Setup of P:
==> flow/design.v (excerpt) <==
module lcd_top(
  input clk,
  input rst,
  input PS2_CLK,
  input PS2_DATA,
  output [7:4] DB,
  output LCD_E,
  output LCD_RS,
  output LCD_RW,
  output [7:0] LED
  );
Size in the first run: about 540 flip-flops, ~19 I/O pins.
export LEC_CHECK = 0
export ABC_AREA = 1
export CAP_MARGIN = 30
export CORE_ASPECT_RATIO = 0.99
export CORE_MARGIN = 2
export CORE_UTILIZATION = 62
export CTS_CLUSTER_DIAMETER = 116
export CTS_CLUSTER_SIZE = 16
export GPL_ROUTABILITY_DRIVEN = 0
export GPL_TIMING_DRIVEN = 0
export MAX_ROUTING_LAYER = met4
export PLACE_DENSITY_LB_ADDON = 0.08
export SLEW_MARGIN = 20
export TNS_END_PERCENT = 45
create_clock -name core_clock -period 20.0 [get_ports {clk}]
run.sh (not shown) runs the stock make flow with config.mk's settings and CLKGATE_MAP_FILE=.
Changes in Q relative to P:
==> flow/config.mk <==
export PLATFORM = sky130hd
export DESIGN_NAME = lcd_top
export DESIGN_NICKNAME = lcd_top
export VERILOG_FILES = /design/flow/design.v
export SDC_FILE = /design/flow/constraint.sdc
export NUM_CORES = 4
export LEC_CHECK = 0
export ABC_AREA = 1
export CAP_MARGIN = 20
export CORE_MARGIN = 2
export CORE_UTILIZATION = 72
export SLEW_MARGIN = 20
==> flow/constraint.sdc <==
create_clock -name core_clock -period 9.36 [get_ports {clk}]
set_input_delay 1.8720 -clock core_clock [delete_from_list [all_inputs] [get_ports {clk}]]
set_output_delay 1.8720 -clock core_clock [all_outputs]
set_load 0.01 [all_outputs]
--- outcome ---
- On relative area of non-clock buffer cells in the final design, the lower figure sits with Q, not P.
- Relative to P, the final HPWL from detailed placement measured on Q has decreased by a little under 10%.
- The critical path data arrival time reported for Q is greater than that of P by 2.63 ns.
- Diff P and Q: die size lower in Q
- P and Q ended up with roughly the same area of the synthesized netlist per yosys stat.
- P reports its critical path class as input pin to async pin while Q reports flip-flop to flip-flop.
> inputs changed (Q -> R)
diff --git a/flow/config.mk b/flow/config.mk
--- a/flow/config.mk
+++ b/flow/config.mk
@@ -8 +7,0 @@
-export ABC_AREA = 1
@@ -11 +10,2 @@
-export CORE_UTILIZATION = 72
+export CORE_UTILIZATION = 40
+export SETUP_SLACK_MARGIN = -1.39
==> flow/constraint.sdc <==
create_clock -name core_clock -period 14.7 [get_ports {clk}]
set_input_delay 2.9400 -clock core_clock [delete_from_list [all_inputs] [get_ports {clk}]]
set_output_delay 2.9400 -clock core_clock [all_outputs]
set_load 0.01 [all_outputs]
### Flow results
When the final numbers for Q and R were put side by side, the post-layout worst setup margin turned out to be greater in R.
R closes out successfully: all stages finished, all timing, DRC and antenna checks passed.
Against Q, full die area in R rose by more than half.
Sort Q and R by area fraction in mux cells asc -> top: Q
> inputs changed (R -> S)
diff --git a/flow/config.mk b/flow/config.mk
--- a/flow/config.mk
+++ b/flow/config.mk
@@ -10,2 +10 @@
-export CORE_UTILIZATION = 40
-export SETUP_SLACK_MARGIN = -1.39
+export CORE_UTILIZATION = 45
[summary]
Looking at cell count, S sits 90 below R. Met1 track demand over resource in global routing: S vs R up 1.4 points. Relative to R, number of DRC markers in iteration 0 has decreased by 124 in S. Origin of the worst setup path = rst: S; origin of the worst setup path = LC1.head[0]: R. The synthesized cell count was comparable across S and R. Going from R to S, internal cell power grew by a few percent. In the flow results for S and R, the overall global routing resource usage is smaller on R. Per the comparison of S with R, global-route wire length before repair now sits lower, share of the final layout cell area in sequential cells now sits at about the same level, worst slack after detailed placement now sits lower.

---

lcd_top again, from the RTL that the note above started with.
export LEC_CHECK = 0
export ABC_AREA = 1
export CAP_MARGIN = 20
export CORE_ASPECT_RATIO = 0.5
export CORE_MARGIN = 2
export CORE_UTILIZATION = 72
export CTS_CLUSTER_DIAMETER = 400
export CTS_CLUSTER_SIZE = 10
export HOLD_SLACK_MARGIN = 0.29
export PLACE_DENSITY_LB_ADDON = 0.08
export SETUP_SLACK_MARGIN = -0.69
export SLEW_MARGIN = 40
create_clock -name core_clock -period 8.19 [get_ports {clk}]
The baseline completed with no timing, DRC or antenna violations.
Next try:
==> flow/config.mk (replaced) <==
export PLATFORM = sky130hd
export DESIGN_NAME = lcd_top
export DESIGN_NICKNAME = lcd_top
export VERILOG_FILES = /design/flow/design.v
export SDC_FILE = /design/flow/constraint.sdc
export NUM_CORES = 4
export LEC_CHECK = 0
export ABC_AREA = 1
export CAP_MARGIN = 20
export CORE_MARGIN = 2
export CORE_UTILIZATION = 72
export SETUP_SLACK_MARGIN = 1.92
export SLEW_MARGIN = 20
Outcome: With this change the flow produced a layout that fails on max-capacitance violations, max-slew violations, negative setup slack; flip-flop count stays the same; register-to-register slack loses 2700 ps; worst hold slack gains 10 ps.
Next try:
--- a/flow/config.mk
+++ b/flow/config.mk
@@ -10,4 +10,8 @@
 export CORE_MARGIN = 2
 export CORE_UTILIZATION = 72
-export SETUP_SLACK_MARGIN = 1.92
-export SLEW_MARGIN = 20
+export CTS_CLUSTER_DIAMETER = 387
+export CTS_CLUSTER_SIZE = 11
+export HOLD_SLACK_MARGIN = 0.3
+export PLACE_DENSITY_LB_ADDON = 0.08
+export SETUP_SLACK_MARGIN = 1.9
+export SLEW_MARGIN = 40
Effect: This time the run ran to the end with no violations; setup slack gets better by 2400 ps; first-iteration DRC count came out lower by roughly a tenth; wire length came out lower by a few percent; non-clock buffer count came out higher by 5; total power came out lower by a few percent; global-route usage came out lower by 3.6 points; sequential power hardly moves; via count came out lower by a few percent; utilization came out lower by 0.82 points.
Next try:
--- a/flow/config.mk
+++ b/flow/config.mk
@@ -12,6 +12,5 @@
 export CTS_CLUSTER_DIAMETER = 387
 export CTS_CLUSTER_SIZE = 11
-export HOLD_SLACK_MARGIN = 0.3
 export PLACE_DENSITY_LB_ADDON = 0.08
-export SETUP_SLACK_MARGIN = 1.9
-export SLEW_MARGIN = 40
+export SETUP_SLACK_MARGIN = 1.22
+export SLEW_MARGIN = 20
=>
- The new run went through all stages and came out clean
- power falls by a few percent
- cell count went down by a few percent
- wire length falls by a quarter to a third
- setup slack improves by 530 ps
- flip-flop count stays the same
- die area is unchanged

---

== run 1 ==
Starting RTL as in the previous note.
Settings: LEC_CHECK=0, ABC_AREA=1, CAP_MARGIN=20, CORE_MARGIN=10, CORE_UTILIZATION=37, CTS_CLUSTER_DIAMETER=329, GPL_TIMING_DRIVEN=1, HOLD_SLACK_MARGIN=0.14, MAX_ROUTING_LAYER=met4, PLACE_DENSITY_LB_ADDON=0.03, SETUP_SLACK_MARGIN=4.47, SLEW_MARGIN=20; clock period 19.1 ns.
Here is what was changed in the inputs of run 2 compared with run 1.
diff --git a/flow/config.mk b/flow/config.mk
--- a/flow/config.mk
+++ b/flow/config.mk
@@ -8 +8 @@
-export ABC_AREA = 1
+export ABC_AREA = 0
@@ -9,0 +10,2 @@
+export CELL_PAD_IN_SITES_GLOBAL_PLACEMENT = 2
+export CORE_ASPECT_RATIO = 1.7
@@ -11 +13 @@
-export CORE_UTILIZATION = 37
+export CORE_UTILIZATION = 58
@@ -14,2 +16,2 @@
-export HOLD_SLACK_MARGIN = 0.14
-export MAX_ROUTING_LAYER = met4
+export HOLD_SLACK_MARGIN = 0.13
+export MAX_ROUTING_LAYER = met5
@@ -18,0 +21 @@
+export TNS_END_PERCENT = 15
Results
Chip area line of the yosys report came out lower on run 2 than on run 1. Taking run 1 as the reference, in run 2 overall chip area saw a decrease, worst endpoint required time saw a decrease, global routing usage on met2 saw an increase.
> inputs changed (run 2 -> run 3)
==> flow/config.mk <==
export PLATFORM = sky130hd
export DESIGN_NAME = lcd_top
export DESIGN_NICKNAME = lcd_top
export VERILOG_FILES = /design/flow/design.v
export SDC_FILE = /design/flow/constraint.sdc
export NUM_CORES = 4
export LEC_CHECK = 0
export CAP_MARGIN = 20
export CORE_MARGIN = 2
export CORE_UTILIZATION = 66
export SLEW_MARGIN = 20
==> flow/constraint.sdc <==
create_clock -name core_clock -period 12.3 [get_ports {clk}]
set_input_delay 2.4600 -clock core_clock [delete_from_list [all_inputs] [get_ports {clk}]]
set_output_delay 2.4600 -clock core_clock [all_outputs]
set_load 0.01 [all_outputs]
Results
Looking at via count across run 3 and run 2, the one that comes out lower is run 2.
Measured against each other, run 3 and run 2 differ in share of power burned in the clock network, the higher figure coming from run 3.
Comparing ratio of routed vias to standard cells for run 3 and run 2, the smaller number came from run 2.
Re buffer-and-inverter tally for the worst setup path: run 2 was higher than run 3.
Going from run 2 to run 3, clock-buffer cell count went down; total met2 wirelength after detailed routing went down; synthesis-to-layout area growth went down; area reported by Yosys stat did not really move.
Between run 2 and run 3, the final worst hold slack figures differ only marginally.
Relative to run 2, power dissipated in the clock network increased by 58% in run 3.
Modified inputs, run 4 compared to run 3
diff --git a/flow/config.mk b/flow/config.mk
--- a/flow/config.mk
+++ b/flow/config.mk
@@ -7,0 +8 @@
+export ABC_AREA = 1
@@ -10 +11,2 @@
-export CORE_UTILIZATION = 66
+export CORE_UTILIZATION = 72
+export CTS_CLUSTER_DIAMETER = 400
==> flow/constraint.sdc <==
create_clock -name core_clock -period 8.19 [get_ports {clk}]
set_input_delay 1.6380 -clock core_clock [delete_from_list [all_inputs] [get_ports {clk}]]
set_output_delay 1.6380 -clock core_clock [all_outputs]
set_load 0.01 [all_outputs]
Findings:
Diff run 3 -> run 4 | aggregate global-route resource usage | increase of 5.6 points. Run 4: met2 usage in global routing higher than run 3. Going from run 3 to run 4, multiplexer share of the synthesized area shrinks by 11 points. The higher post-placement cell area of run 3 and run 4 is in run 4.
Relative to run 4, the following input files were edited for run 5:
diff --git a/flow/config.mk b/flow/config.mk
--- a/flow/config.mk
+++ b/flow/config.mk
@@ -12 +12,5 @@
-export CTS_CLUSTER_DIAMETER = 400
+export CTS_CLUSTER_DIAMETER = 329
+export CTS_CLUSTER_SIZE = 15
+export GPL_TIMING_DRIVEN = 1
+export PLACE_DENSITY_LB_ADDON = 0.03
+export SETUP_SLACK_MARGIN = 2.02
==> comparison <==
Looking across run 4 and run 5, the single run that reached the end with no open violations was run 4.
In run 5 the implementation ran to completion but is not tape-out ready, as the final checks report max-capacitance violations, max-slew violations.
Between run 5 and run 4, the sequential cell count figures differ only marginally.
Re fraction of met1 tracks used by global routing: run 4 was lower than run 5.
In run 5, the aggregate global-route resource usage came out 6.9 points above the value in run 4.
Between run 5 and run 4, it is run 5 whose core utilization is higher, by 4.6 points.
Run 5 ended with more routed length per instance than run 4.
Against run 4, count of clock-buffer cells in the layout in run 5 rose by more than 10%.
From run 4 to run 5 the numbers moved as follows: count of buffers added by post-CTS timing repair for setup now sits higher; area fraction in full adders, half adders and majority gates was more or less identical; share of final layout cell area taken by clock buffers and inverters fell by 2.5 points; total leakage power higher.

---

Starting RTL as in the previous note.
clock: 15.3 ns
lec_check: 0
abc_area: 1
cap_margin: 20
core_aspect_ratio: 1.76
core_margin: 2
core_utilization: 40
gpl_timing_driven: 0
max_routing_layer: met4
place_density_lb_addon: 0.17
slew_margin: 25
tns_end_percent: 65
==> next run, changes <==
--- a/flow/config.mk
+++ b/flow/config.mk
@@ -10 +10 @@
-export CORE_ASPECT_RATIO = 1.76
+export CORE_ASPECT_RATIO = 0.65
@@ -13 +12,0 @@
-export GPL_TIMING_DRIVEN = 0
==> flow/constraint.sdc (replaced) <==
create_clock -name core_clock -period 20.0 [get_ports {clk}]
set_input_delay 4.0000 -clock core_clock [delete_from_list [all_inputs] [get_ports {clk}]]
set_output_delay 4.0000 -clock core_clock [all_outputs]
set_load 0.01 [all_outputs]
Final area is lower by a few percent.
Core utilization is lower by 0.95 points.
Critical path depth is lower by 11.
Clock-buffer cell count is higher by 7.
Synthesized area does not change.
Combinational power is lower by a quarter to a third.
Total power is lower by a quarter to a third.
==> next run, changes <==
--- a/flow/config.mk
+++ b/flow/config.mk
@@ -9,2 +9,3 @@
-export CAP_MARGIN = 20
-export CORE_ASPECT_RATIO = 0.65
+export CAP_MARGIN = 30
+export CELL_PAD_IN_SITES_DETAIL_PLACEMENT = 1
+export CORE_ASPECT_RATIO = 0.99
@@ -12 +13,6 @@
-export CORE_UTILIZATION = 40
+export CORE_UTILIZATION = 62
+export CTS_CLUSTER_DIAMETER = 116
+export CTS_CLUSTER_SIZE = 16
+export GPL_ROUTABILITY_DRIVEN = 0
+export GPL_TIMING_DRIVEN = 0
+export HOLD_SLACK_MARGIN = 0.09
@@ -14,3 +20,5 @@
-export PLACE_DENSITY_LB_ADDON = 0.17
-export SLEW_MARGIN = 25
-export TNS_END_PERCENT = 65
+export MIN_ROUTING_LAYER = met2
+export PLACE_DENSITY_LB_ADDON = 0.08
+export SETUP_SLACK_MARGIN = 3.59
+export SLEW_MARGIN = 0
+export TNS_END_PERCENT = 45
Effect: This time the run stopped in 5_1_grt, error GRT-0116; synthesized area stays the same; synthesized cell count does not change; die size fell by 35%.

---

Setup of v29:
lcd_top again, from the RTL that the note above started with.
Design lcd_top, start of the top module:
module lcd_top(
  input clk,
  input rst,
  input PS2_CLK,
  input PS2_DATA,
  output [7:4] DB,
  output LCD_E,
  output LCD_RS,
  output LCD_RW,
  output [7:0] LED
  );
export LEC_CHECK = 0
export ABC_AREA = 1
export CAP_MARGIN = 20
export CORE_MARGIN = 2
export CORE_UTILIZATION = 72
export CTS_CLUSTER_DIAMETER = 400
export CTS_CLUSTER_SIZE = 10
export PLACE_DENSITY_LB_ADDON = 0.08
export SETUP_SLACK_MARGIN = -0.69
export SLEW_MARGIN = 40
create_clock -name core_clock -period 8.19 [get_ports {clk}]
diff inputs: v29 => v45
--- a/flow/config.mk
+++ b/flow/config.mk
@@ -12,5 +12,7 @@
-export CTS_CLUSTER_DIAMETER = 400
-export CTS_CLUSTER_SIZE = 10
-export PLACE_DENSITY_LB_ADDON = 0.08
-export SETUP_SLACK_MARGIN = -0.69
-export SLEW_MARGIN = 40
+export CTS_CLUSTER_DIAMETER = 329
+export CTS_CLUSTER_SIZE = 17
+export GPL_TIMING_DRIVEN = 1
+export HOLD_SLACK_MARGIN = 0.29
+export PLACE_DENSITY_LB_ADDON = 0.03
+export SETUP_SLACK_MARGIN = 2.02
+export SLEW_MARGIN = 20
==> results <==
- Post-route met1 wirelength in v45 is 2200 microns higher than in v29
- Multi-input combinational cell area in v45 vs v29: up 550 sq um
- Measured against v29, the worst vdd rail ir drop of v45 comes out at 0.932 times the reference value.
- What v45 reported for overall power consumption has to be multiplied by 1.11 to get the figure for v29.
- Routability-driven placement congestion ratio delta (v29 -> v45): insignificant
- Growth of design area from synthesis to finish in v45 is 5.1 points above v29.
Setup changes, v45 to v48
--- a/flow/config.mk
+++ b/flow/config.mk
@@ -8 +7,0 @@
-export ABC_AREA = 1
@@ -11,7 +10,3 @@
-export CORE_UTILIZATION = 72
-export CTS_CLUSTER_DIAMETER = 329
-export CTS_CLUSTER_SIZE = 17
-export GPL_TIMING_DRIVEN = 1
-export HOLD_SLACK_MARGIN = 0.29
-export PLACE_DENSITY_LB_ADDON = 0.03
-export SETUP_SLACK_MARGIN = 2.02
+export CORE_UTILIZATION = 70
+export PLACE_DENSITY_LB_ADDON = 0.01
+export SETUP_SLACK_MARGIN = 2.35
[summary]
Compared with v45, in v48 power now larger, final core utilization now larger, synthesis-to-finish area growth now larger, gate count of the mapped netlist now smaller. v48 closes out successfully: all stages finished, all timing, DRC and antenna checks passed.
## Diff of input files: v25 against v48
--- a/flow/config.mk
+++ b/flow/config.mk
@@ -10 +10,3 @@
-export CORE_UTILIZATION = 70
+export CORE_UTILIZATION = 72
+export CTS_CLUSTER_DIAMETER = 29
+export CTS_CLUSTER_SIZE = 26
## What came out
- Stage in which a tool error killed v25: 5_1_grt.
- Die height was lower in v25 than in v48.
- Summary of the comparison: worst slack after detailed placement is higher in v25, relative to v48.
- Per the comparison of v25 with v48, number of standard cells reported by yosys now sits at about the same level; post-CTS setup repair buffer count went up; die size dropped about 2.7%; floorplan core area -1000 sq um.
Inputs modified between v25 and v30:
--- a/flow/config.mk
+++ b/flow/config.mk
@@ -8,0 +9 @@
+export CORE_ASPECT_RATIO = 0.71
@@ -10,2 +11 @@
-export CORE_UTILIZATION = 72
-export CTS_CLUSTER_DIAMETER = 29
+export CORE_UTILIZATION = 70
@@ -13,2 +13,3 @@
-export PLACE_DENSITY_LB_ADDON = 0.01
-export SETUP_SLACK_MARGIN = 2.35
+export HOLD_SLACK_MARGIN = 0.29
+export PLACE_DENSITY_LB_ADDON = 0.0
+export SETUP_SLACK_MARGIN = 2.03
Results
v30 went all the way through the flow, and no timing, DRC or antenna check failed. v25 -> v30: async set-or-reset flop fraction in the synthesized netlist delta 0, exact match. Compared to v25, v30 was floorplanned on a bigger die. Per the comparison of v30 with v25, total cell area at the placement stage moved down; worst-case setup slack after placement went up by 0.080 ns; number of CTS-inserted buffers dropped 51.
Changes in v24 relative to v30:
--- a/flow/config.mk
+++ b/flow/config.mk
@@ -7,0 +8 @@
+export ABC_AREA = 1
@@ -9 +10 @@
-export CORE_ASPECT_RATIO = 0.71
+export CORE_ASPECT_RATIO = 1.74
@@ -11,2 +12,4 @@
-export CORE_UTILIZATION = 70
-export CTS_CLUSTER_SIZE = 26
+export CORE_UTILIZATION = 72
+export CTS_CLUSTER_DIAMETER = 329
+export CTS_CLUSTER_SIZE = 17
+export GPL_TIMING_DRIVEN = 1
@@ -14,2 +17,2 @@
-export PLACE_DENSITY_LB_ADDON = 0.0
-export SETUP_SLACK_MARGIN = 2.03
+export PLACE_DENSITY_LB_ADDON = 0.03
+export SETUP_SLACK_MARGIN = 2.02
v30 has lower summed area of non-filler cells in the final layout than v24. | area added between synthesis and finish | v24 vs v30 | 2.3 points lower |. v24 | status: complete | timing, DRC, antenna: pass. v30 → v24: final design utilization saw an increase; required time at the endpoint of the critical path saw an increase; final cell count saw an increase. v30 → v24: power went down, clock buffer instance count of the final layout saw an increase, area of the placeable core now larger, post-synth area from yosys stat grew by about 6%.
Power is estimated from default activity; no workload was simulated.
